Setup of job 5284:
Design kcpsm6, start of the top module:
module kcpsm6 (address, instruction, bram_enable, in_port, out_port, port_id, write_strobe, k_write_strobe, read_strobe, interrupt, interrupt_ack, sleep, reset, clk) ;
parameter [7:0] 	hwbuild = 8'h00 ;
parameter [11:0] 	interrupt_vector = 12'h3FF ;
parameter integer scratch_pad_memory_size = 64 ;   
output [11:0]	address ;
input	 [17:0]    	instruction ;
output		bram_enable ;
input	 [7:0]	in_port ;
output [7:0]	out_port ;
output [7:0]	port_id ;
output		write_strobe ;
output		k_write_strobe ;
output		read_strobe ;
input			interrupt ;
output		interrupt_ack ;
input			sleep ;
input			reset ;
input			clk ;
wire	[2:1]		t_state_value ;
wire	[2:1]		t_state ;
wire 			run_value ;
wire              run ;
wire  		internal_reset_value ;
wire 			internal_reset ;
wire 			sync_sleep ;
wire 			int_enable_type ;
wire 			interrupt_enable_value ;
wire			interrupt_enable ;
wire			sync_interrupt ;
wire 			active_interrupt_value ;
wire 			active_interrupt ;
wire	[2:0]		arith_logical_sel ;
wire			arith_carry_in ;
wire			arith_carry_value ;
wire			arith_carry ;
wire 	[7:0]		half_arith_logical ;
wire 	[7:0]		logical_carry_mask ;
wire 	[7:0]		carry_arith_logical ;
wire 	[7:0]		arith_logical_value ;
wire 	[7:0]		arith_logical_result ;
wire 	[7:0]		shift_rotate_value ;
wire 	[7:0]		shift_rotate_result ;
wire			shift_in_bit ;
wire 	[7:0]		alu_result ;
wire 	[1:0]		alu_mux_sel_value ;
wire 	[1:0]		alu_mux_sel ;
wire			strobe_type ;
wire 			write_strobe_value ;
wire 			k_write_strobe_value ;
wire			read_strobe_value ;
wire			flag_enable_type ;
  ...
==> flow/config.mk <==
export PLATFORM = sky130hd
export DESIGN_NAME = kcpsm6
export DESIGN_NICKNAME = kcpsm6
export VERILOG_FILES = /design/flow/design.v
export SDC_FILE = /design/flow/constraint.sdc
export NUM_CORES = 4
export LEC_CHECK = 0
export ABC_AREA = 1
export CAP_MARGIN = 20
export CORE_ASPECT_RATIO = 1.42
export CORE_MARGIN = 2
export CORE_UTILIZATION = 72
export PLACE_DENSITY = 0.6
export SETUP_SLACK_MARGIN = -0.43
export SLEW_MARGIN = 20
==> flow/constraint.sdc <==
create_clock -name core_clock -period 4.36 [get_ports {clk}]
set_input_delay 0.8720 -clock core_clock [delete_from_list [all_inputs] [get_ports {clk}]]
set_output_delay 0.8720 -clock core_clock [all_outputs]
set_load 0.01 [all_outputs]
run.sh (not shown) runs the stock make flow with config.mk's settings and CLKGATE_MAP_FILE=.
Job 5284 finished all stages; layout check result: FAIL, due to setup timing.
What job 6860 does differently from job 5284 at the input level:
# job 5284
export LEC_CHECK = 0
export ABC_AREA = 1
export CAP_MARGIN = 20
export CORE_ASPECT_RATIO = 1.42
export CORE_MARGIN = 2
export CORE_UTILIZATION = 72
export PLACE_DENSITY = 0.6
export SETUP_SLACK_MARGIN = -0.43
export SLEW_MARGIN = 20
create_clock -name core_clock -period 4.36 [get_ports {clk}]
# job 6860
export LEC_CHECK = 0
export CAP_MARGIN = 20
export CORE_MARGIN = 2
export CORE_UTILIZATION = 40
export PLACE_DENSITY = 0.6
export SLEW_MARGIN = 20
create_clock -name core_clock -period 9.0 [get_ports {clk}]
--- outcome ---
Of job 5284 and job 6860, just one finished clean: job 6860. Job 5284 had finished all stages when the layout checks came back failing, citing setup timing. Share of total power in the clock network was higher in job 6860 than in job 5284. Comparing job 6860 and job 5284, the lower clock skew was measured on job 5284. Synthesis area per yosys (job 6860 vs. job 5284) increases slightly. Comparing job 6860 and job 5284, the lower yosys cell count was measured on job 6860. Against job 5284, job 6860 comes in 21 points lower on portion of the clock cycle consumed by the worst path in the final layout. Minimum hold slack ended up 0.0035 ns higher on job 6860 than on job 5284. On clock-pin slew on the worst setup and hold paths, job 5284 tracks job 6860 almost exactly. Comparing job 6860 and job 5284, area after synthesis is lower on job 5284.
--- input diff job 6860..job 3653 ---
# job 6860
export LEC_CHECK = 0
export CAP_MARGIN = 20
export CORE_MARGIN = 2
export CORE_UTILIZATION = 40
export PLACE_DENSITY = 0.6
export SLEW_MARGIN = 20
create_clock -name core_clock -period 9.0 [get_ports {clk}]
# job 3653
export LEC_CHECK = 0
export CAP_MARGIN = 20
export CORE_MARGIN = 2
export CORE_UTILIZATION = 72
export CTS_CLUSTER_SIZE = 48
export SETUP_SLACK_MARGIN = 0.58
export SLEW_MARGIN = 20
create_clock -name core_clock -period 4.36 [get_ports {clk}]
==> comparison <==
Summary — number of cells after detailed placement, job 3653 relative to job 6860: lower, by 8.1%. Looking only at via-per-instance ratio, and setting everything else aside, the higher value of job 6860 and job 3653 goes to job 3653. Job 6860 has lower instance area after placement than job 3653. Count of clock-buffer cells in the layout in job 3653 vs job 6860: down 5. Compared to job 6860, job 3653 shows a narrower setup margin.

* * *

== job 9600 ==
kcpsm6 again, from the RTL that the note above started with.
clock: 4.36 ns
lec_check: 0
cap_margin: 20
core_margin: 2
core_utilization: 59
place_density: 0.6
slew_margin: 20
Job 9600 -> stages 100% | layout checks FAIL | negative setup slack
Modified inputs, job 1601 compared to job 9600
Settings: setting PLACE_DENSITY_LB_ADDON to 0.1 for the first time; changing CORE_UTILIZATION from 59 to 40; removing PLACE_DENSITY (formerly 0.6); setting CORE_ASPECT_RATIO to 1.15 for the first time; changing the clock period (ns, I/O delays scaled along) from 4.36 to 9.0.
--- outcome ---
Summary of job 9600 and job 1601: one run falls short of a clean finish, namely job 9600. From the logs: job 9600 reached the end of the flow and failed the layout checks with negative setup slack. Relative to job 9600, slew of the pin with the lowest slew margin has increased by 0.053 ns in job 1601. Measured against each other, job 9600 and job 1601 differ in area added between synthesis and finish, the higher figure coming from job 9600. Job 9600 → job 1601: register share of total power moved up, global-route usage saw a decrease. Between job 9600 and job 1601, met3 wire length decreased. Job 1601: final core utilization is 26 points lower than what job 9600 reported. Taking job 9600 as the reference, in job 1601 required time reported for the critical path endpoint picked up an extra 2.22 ns; wire length picked up an extra about 2.8%; final worst-path cycle share lost 19 points. Job 1601 vs job 9600, via count normalized by instance count went down by 0.65. The higher number of clock buffers in the layout of job 9600 and job 1601 is in job 9600.
Edits applied to the flow inputs when going from job 1601 to job 8673:
Settings: CORE_ASPECT_RATIO no longer set, was 1.15; PLACE_DENSITY_LB_ADDON now 0.0, was 0.1; CORE_UTILIZATION now 72, was 40; SETUP_SLACK_MARGIN now 1.3, previously not set; the clock period (ns, I/O delays scaled along) now 4.46, was 9.0.
Results
Job 8673 failed in global routing with ODB-0269. Between job 8673 and job 1601, the TritonCTS buffer count is lower for job 8673. Going from job 1601 to job 8673, final HPWL from detailed placement grew by a little under 10%. In the metrics for job 8673 and job 1601, the one carrying the lower cell area reported after detailed placement is job 1601. Job 1601 → job 8673: number of placed instances with taps included moved down, width of the die lower, synthesized cell count flat.
Input changes introduced in job 3963 (baseline for comparison: job 8673):
Settings: CORE_UTILIZATION now 58, was 72; PLACE_DENSITY_LB_ADDON no longer set, was 0.0; SETUP_SLACK_MARGIN now 1.61, was 1.3; the clock period (ns, I/O delays scaled along) now 6.49, was 4.46.
- Job 3963 completed; timing, DRC and antenna clean
- Against job 8673, job 3963 comes in 3200 µm² lower on area after detailed placement.
- On synthesized cell count, job 8673 and job 3963 are basically level.
- From job 8673 to job 3963 the numbers moved as follows: cell row count up 11%; count of buffers added by post-CTS timing repair for setup decreased 56.
- Summary: with job 8673 as the reference, post-placement cell count in job 3963 moved down by a few percent.
Here is what was changed in the inputs of job 3252 compared with job 3963.
Settings: SETUP_SLACK_MARGIN removed (was 1.61); CORE_UTILIZATION changed from 58 to 40; PLACE_DENSITY newly set to 0.6; the clock period (ns, I/O delays scaled along) changed from 6.49 to 10.2.
- Wire length improves in job 3252 relative to job 3963.
- In the reports for job 3252 and job 3963, the larger final critical-path share of the clock period belongs to job 3252.
- Status: clock-pin slew reported for the worst setup and hold paths after clock tree synthesis parity (job 3963, job 3252)
- Against job 3963, job 3252 comes in 2 higher on detailed-router iteration count before antenna repair.
- Summary of the comparison: overall routing resource usage is lower in job 3252, relative to job 3963.
- Across job 3252 and job 3963, none had a timing, DRC or antenna violation.
- Overall power on job 3252 is down relative to job 3963.
- Delta(layout overhead on the synthesized area, job 3252 - job 3963) < 0
- [job 3252 vs job 3963] worst slew slack as a fraction of its limit: lower in job 3252
- The lower total die size of job 3252 and job 3963 is in job 3963.

* * *

## juniper
kcpsm6 again, from the RTL that the note above started with.
// kcpsm6
module kcpsm6 (address, instruction, bram_enable, in_port, out_port, port_id, write_strobe, k_write_strobe, read_strobe, interrupt, interrupt_ack, sleep, reset, clk) ;
parameter [7:0] 	hwbuild = 8'h00 ;
parameter [11:0] 	interrupt_vector = 12'h3FF ;
parameter integer scratch_pad_memory_size = 64 ;   
output [11:0]	address ;
input	 [17:0]    	instruction ;
output		bram_enable ;
input	 [7:0]	in_port ;
output [7:0]	out_port ;
output [7:0]	port_id ;
output		write_strobe ;
output		k_write_strobe ;
output		read_strobe ;
input			interrupt ;
output		interrupt_ack ;
input			sleep ;
input			reset ;
input			clk ;
wire	[2:1]		t_state_value ;
wire	[2:1]		t_state ;
wire 			run_value ;
wire              run ;
wire  		internal_reset_value ;
wire 			internal_reset ;
wire 			sync_sleep ;
wire 			int_enable_type ;
wire 			interrupt_enable_value ;
wire			interrupt_enable ;
wire			sync_interrupt ;
wire 			active_interrupt_value ;
wire 			active_interrupt ;
wire	[2:0]		arith_logical_sel ;
wire			arith_carry_in ;
wire			arith_carry_value ;
wire			arith_carry ;
wire 	[7:0]		half_arith_logical ;
wire 	[7:0]		logical_carry_mask ;
wire 	[7:0]		carry_arith_logical ;
wire 	[7:0]		arith_logical_value ;
wire 	[7:0]		arith_logical_result ;
wire 	[7:0]		shift_rotate_value ;
wire 	[7:0]		shift_rotate_result ;
wire			shift_in_bit ;
wire 	[7:0]		alu_result ;
wire 	[1:0]		alu_mux_sel_value ;
wire 	[1:0]		alu_mux_sel ;
wire			strobe_type ;
wire 			write_strobe_value ;
wire 			k_write_strobe_value ;
wire			read_strobe_value ;
wire			flag_enable_type ;
wire			flag_enable_value ;
wire			flag_enable ; 
wire			lower_parity ;
wire			lower_parity_sel ;
wire			carry_lower_parity ;
wire 			upper_parity ;
wire			parity ;
wire			shift_carry_value ;
wire			shift_carry ;
wire			carry_flag_value ;
wire			carry_flag ;
wire 			use_zero_flag_value ;
wire			use_zero_flag ;
wire 			drive_carry_in_zero ;
wire          	carry_in_zero ;
wire             	lower_zero ;
wire         	lower_zero_sel ;
wire       		carry_lower_zero ;
wire           	middle_zero ;
wire        	middle_zero_sel ;
wire      		carry_middle_zero ;
wire         	upper_zero_sel ;
  ...
Settings: LEC_CHECK=0, CAP_MARGIN=20, CORE_MARGIN=2, CORE_UTILIZATION=8, PLACE_DENSITY=0.6, SLEW_MARGIN=20; clock period 9.08 ns.
Modified inputs, indigo compared to juniper
- a change of CORE_UTILIZATION from 8 to 65
- a change of the clock period (ns, I/O delays scaled along) from 9.08 to 7.84
Notes after the runs:
- Going from juniper to indigo, global-route usage went up; sequential portion of the cell area went up; die size went down; global-route wire length before repair went down.
- Of indigo and juniper, juniper shows the lower power, with indigo above it.
- On setup slack, indigo does worse than juniper.
- Wire: indigo routes less than juniper
Inputs modified between indigo and cedar:
- CAP_MARGIN changed from 20 to 30
- SETUP_SLACK_MARGIN newly set to 1.4
- GPL_TIMING_DRIVEN newly set to 1
- PLACE_DENSITY removed (was 0.6)
- ABC_AREA newly set to 1
- the clock period (ns, I/O delays scaled along) changed from 7.84 to 5.49
## What came out
The total power reported for cedar is greater than that of indigo by 41%.
Summary: with indigo as the reference, non-clock buffer count in cedar moved up by more than half.
Summary of cedar over indigo: number of global-route vias before repair +12%, clock group total power shows an increase of about 37%.
cedar vs indigo: routability congestion estimate up slightly
Here is what was changed in the inputs of violet compared with cedar.
- setting CTS_CLUSTER_SIZE to 57 for the first time
- removing SETUP_SLACK_MARGIN (formerly 1.4)
- setting PLACE_DENSITY_LB_ADDON to 0.0 for the first time
==> results <==
In the flow results for cedar and violet, the highest fanout seen on the critical path is larger on cedar.
Looking only at critical path's largest stage delay, and setting everything else aside, the higher value of cedar and violet goes to violet.
[compare] base=cedar new=violet: placed instance area about even, wire length of the first global-routing pass fell about 3.4%, global routing usage on met2 about even.
diff inputs: violet => onyx
- CTS_CLUSTER_SIZE now 32, was 57
- CORE_UTILIZATION now 68, was 65
- PLACE_DENSITY_LB_ADDON now 0.12, was 0.0
- the clock period (ns, I/O delays scaled along) now 7.12, was 5.49
==> results <==
Total congestion overflow across onyx and violet: no real change. [onyx] wire length of the first global-routing pass fell 3300 um relative to violet. Setup slack for onyx: 0.53 ns up relative to violet. Re final design instance area without fill: onyx and violet aren't equal, and the higher value belongs to violet.
## Diff of input files: xenon against onyx
- a change of PLACE_DENSITY_LB_ADDON from 0.12 to 0.0
- a change of CORE_UTILIZATION from 68 to 72
- a change of CTS_CLUSTER_SIZE from 32 to 72
- a change of the clock period (ns, I/O delays scaled along) from 7.12 to 4.37
Results
- xenon ran in full, but the layout does not pass; the checks complain about negative setup slack.
- Via count (higher): xenon
- Of xenon and onyx, onyx shows the lower met1 track demand over resource in global routing, with xenon above it.
- Min non-clock buffer count across xenon and onyx: onyx
- Flop share of the area for xenon is lower than for onyx.
- Number of tapcells, xenon and onyx, higher one = onyx.

* * *

Setup of v24:
Starting RTL as in the previous note.
Design kcpsm6, start of the top module:
module kcpsm6 (address, instruction, bram_enable, in_port, out_port, port_id, write_strobe, k_write_strobe, read_strobe, interrupt, interrupt_ack, sleep, reset, clk) ;
parameter [7:0] 	hwbuild = 8'h00 ;
parameter [11:0] 	interrupt_vector = 12'h3FF ;
parameter integer scratch_pad_memory_size = 64 ;   
output [11:0]	address ;
input	 [17:0]    	instruction ;
output		bram_enable ;
input	 [7:0]	in_port ;
output [7:0]	out_port ;
output [7:0]	port_id ;
output		write_strobe ;
output		k_write_strobe ;
output		read_strobe ;
input			interrupt ;
output		interrupt_ack ;
input			sleep ;
input			reset ;
input			clk ;
wire	[2:1]		t_state_value ;
wire	[2:1]		t_state ;
wire 			run_value ;
wire              run ;
wire  		internal_reset_value ;
wire 			internal_reset ;
wire 			sync_sleep ;
wire 			int_enable_type ;
wire 			interrupt_enable_value ;
wire			interrupt_enable ;
wire			sync_interrupt ;
wire 			active_interrupt_value ;
wire 			active_interrupt ;
wire	[2:0]		arith_logical_sel ;
wire			arith_carry_in ;
wire			arith_carry_value ;
wire			arith_carry ;
wire 	[7:0]		half_arith_logical ;
wire 	[7:0]		logical_carry_mask ;
wire 	[7:0]		carry_arith_logical ;
wire 	[7:0]		arith_logical_value ;
wire 	[7:0]		arith_logical_result ;
wire 	[7:0]		shift_rotate_value ;
wire 	[7:0]		shift_rotate_result ;
wire			shift_in_bit ;
wire 	[7:0]		alu_result ;
wire 	[1:0]		alu_mux_sel_value ;
wire 	[1:0]		alu_mux_sel ;
wire			strobe_type ;
wire 			write_strobe_value ;
wire 			k_write_strobe_value ;
wire			read_strobe_value ;
wire			flag_enable_type ;
wire			flag_enable_value ;
wire			flag_enable ; 
wire			lower_parity ;
wire			lower_parity_sel ;
wire			carry_lower_parity ;
wire 			upper_parity ;
wire			parity ;
wire			shift_carry_value ;
wire			shift_carry ;
wire			carry_flag_value ;
wire			carry_flag ;
wire 			use_zero_flag_value ;
wire			use_zero_flag ;
wire 			drive_carry_in_zero ;
wire          	carry_in_zero ;
wire             	lower_zero ;
wire         	lower_zero_sel ;
  ...
==> flow/config.mk <==
export PLATFORM = sky130hd
export DESIGN_NAME = kcpsm6
export DESIGN_NICKNAME = kcpsm6
export VERILOG_FILES = /design/flow/design.v
export SDC_FILE = /design/flow/constraint.sdc
export NUM_CORES = 4
export LEC_CHECK = 0
export ABC_AREA = 1
export CAP_MARGIN = 5
export CORE_MARGIN = 2
export CORE_UTILIZATION = 65
export CTS_CLUSTER_SIZE = 58
export GPL_TIMING_DRIVEN = 1
export PLACE_DENSITY_LB_ADDON = 0.0
export SETUP_SLACK_MARGIN = 1.4
export SLEW_MARGIN = 20
==> flow/constraint.sdc <==
create_clock -name core_clock -period 5.49 [get_ports {clk}]
set_input_delay 1.0980 -clock core_clock [delete_from_list [all_inputs] [get_ports {clk}]]
set_output_delay 1.0980 -clock core_clock [all_outputs]
set_load 0.01 [all_outputs]
v24 reached the end of the flow, and the finished layout is clean on the timing, DRC and antenna checks.
The inputs of v22 differ from those of v24 as listed below.
Settings: PLACE_DENSITY_LB_ADDON: 0.0 -> unset; GPL_TIMING_DRIVEN: 1 -> unset; CORE_UTILIZATION: 65 -> 72; CTS_CLUSTER_SIZE: 58 -> 40; CAP_MARGIN: 5 -> 20; SETUP_SLACK_MARGIN: 1.4 -> -0.19; the clock period (ns, I/O delays scaled along): 5.49 -> 4.66.
### Flow results
Of v24 and v22, only v24 finishes the flow clean. Finished, but not clean: v22, with setup timing. Cell area after layout in v22 vs v24: down about 0.47%. As far as parity-gate share of the synthesized area counting xor and xnor cells goes, v24 and v22 are indistinguishable; the numbers are identical. Looking at core utilization, v22 sits 7.7 points above v24. Measured against each other, v24 and v22 differ in count of non-CTS buffers in the layout, the lower figure coming from v24. Wire length reported by the detailed router (v22 over v24): decrease, about 0.8%.
Edits applied to the flow inputs when going from v22 to v55:
Settings: SETUP_SLACK_MARGIN: -0.19 -> 1.27; PLACE_DENSITY_LB_ADDON: unset -> 0.2; CTS_CLUSTER_SIZE: 40 -> 11; the clock period (ns, I/O delays scaled along): 4.66 -> 4.36.
- v55: it failed during 5_1_grt, and the tool reported GRT-0228.
- Summary of v55 over v22: total clock buffers created by CTS shows an increase of 13, number of cell instances after yosys synthesis barely changed, post-cts sizing count went up by 475, post-CTS repair timing setup buffer count rose by 97.
- Number of synthesized flops with an enable pin: v55 vs v22 identical
- Re area of the chip: no difference whatsoever between v55 and v22.
- Comparing v55 against v22, there is no change at all in gate count of the mapped netlist.
- Going from v22 to v55, area fraction in full adders, half adders and majority gates about even, placed instance count went down by 1.1%, detailed placement HPWL ~0 delta, pre-CTS setup slack now larger.
### v55 -> v9
Settings: PLACE_DENSITY now 0.6, previously not set; SETUP_SLACK_MARGIN no longer set, was 1.27; CORE_UTILIZATION now 70, was 72; PLACE_DENSITY_LB_ADDON no longer set, was 0.2; ABC_AREA no longer set, was 1; CTS_CLUSTER_SIZE now 22, was 11; the clock period (ns, I/O delays scaled along) now 4.51, was 4.36.
==> results <==
Flow for v55 halted at 5_1_grt, error code GRT-0228.
v9 completed end to end; final checks failed (setup timing).
In v9 the synthesized cell count turned out 24% lower than in v55.
v9 against v55: last weighted congestion value of the routability-driven placer has increased, number of nets at floorplan saw a decrease, post-synthesis sequential area ratio moved down, mean area per synthesized cell higher.
Going from v55 to v9, die width grows by about 2%.
Here is what was changed in the inputs of v28 compared with v9.
Settings: setting TNS_END_PERCENT to 5 for the first time; changing CORE_UTILIZATION from 70 to 72; setting ABC_AREA to 1 for the first time; setting SETUP_SLACK_MARGIN to 1.27 for the first time; changing CTS_CLUSTER_SIZE from 22 to 10; changing the clock period (ns, I/O delays scaled along) from 4.51 to 4.36.
Notes after the runs:
The runs compared here, v9 and v28, all ended either early or with open violations. v9 finished all stages; layout check result: FAIL, due to setup timing. From the logs: v28 reached the end of the flow and failed the layout checks with capacitance limit, slew limit, setup timing. Comparing v9 and v28, the lower critical path depth was measured on v28. Area figure in the yosys stat output in v28 is 1.3% below v9. Taking v9 as the reference, in v28 combinational power increased about 37%; adder and majority gate portion of the synthesized area now sits at about the same level; first-iteration DRC count shows an increase of 4681; internal reg-to-reg setup slack went down 590 ps; net total in the final layout climbed 1120.
Modified inputs, v4 compared to v28
Settings: an added GPL_TIMING_DRIVEN of 1; a deleted TNS_END_PERCENT that had been 5; a change of SETUP_SLACK_MARGIN from 1.27 to 1.25; a deleted PLACE_DENSITY that had been 0.6; a change of CTS_CLUSTER_SIZE from 10 to 77; a change of CAP_MARGIN from 20 to 30; an added PLACE_DENSITY_LB_ADDON of 0.0; a change of ABC_AREA from 1 to 0.
[summary]
- v28 -> v4: xor/xnor share of the synthesized area flat
- For the number of placed instances, taps included, v4 came in 899 lower than v28 did.
- Of v4 and v28, none finishes clean.
- Status v28: flow complete, layout not clean - capacitance limit, slew limit, setup timing
- Site row count in v4 is 1 higher than in v28
- v28 -> v4: total die area increased slightly
- v4 vs v28, compound-gate portion of the synthesized area went down by 5.6 points.
- v28 -> v4: CTS H-tree depth delta 0, exact match
Power is estimated from default activity; no workload was simulated.
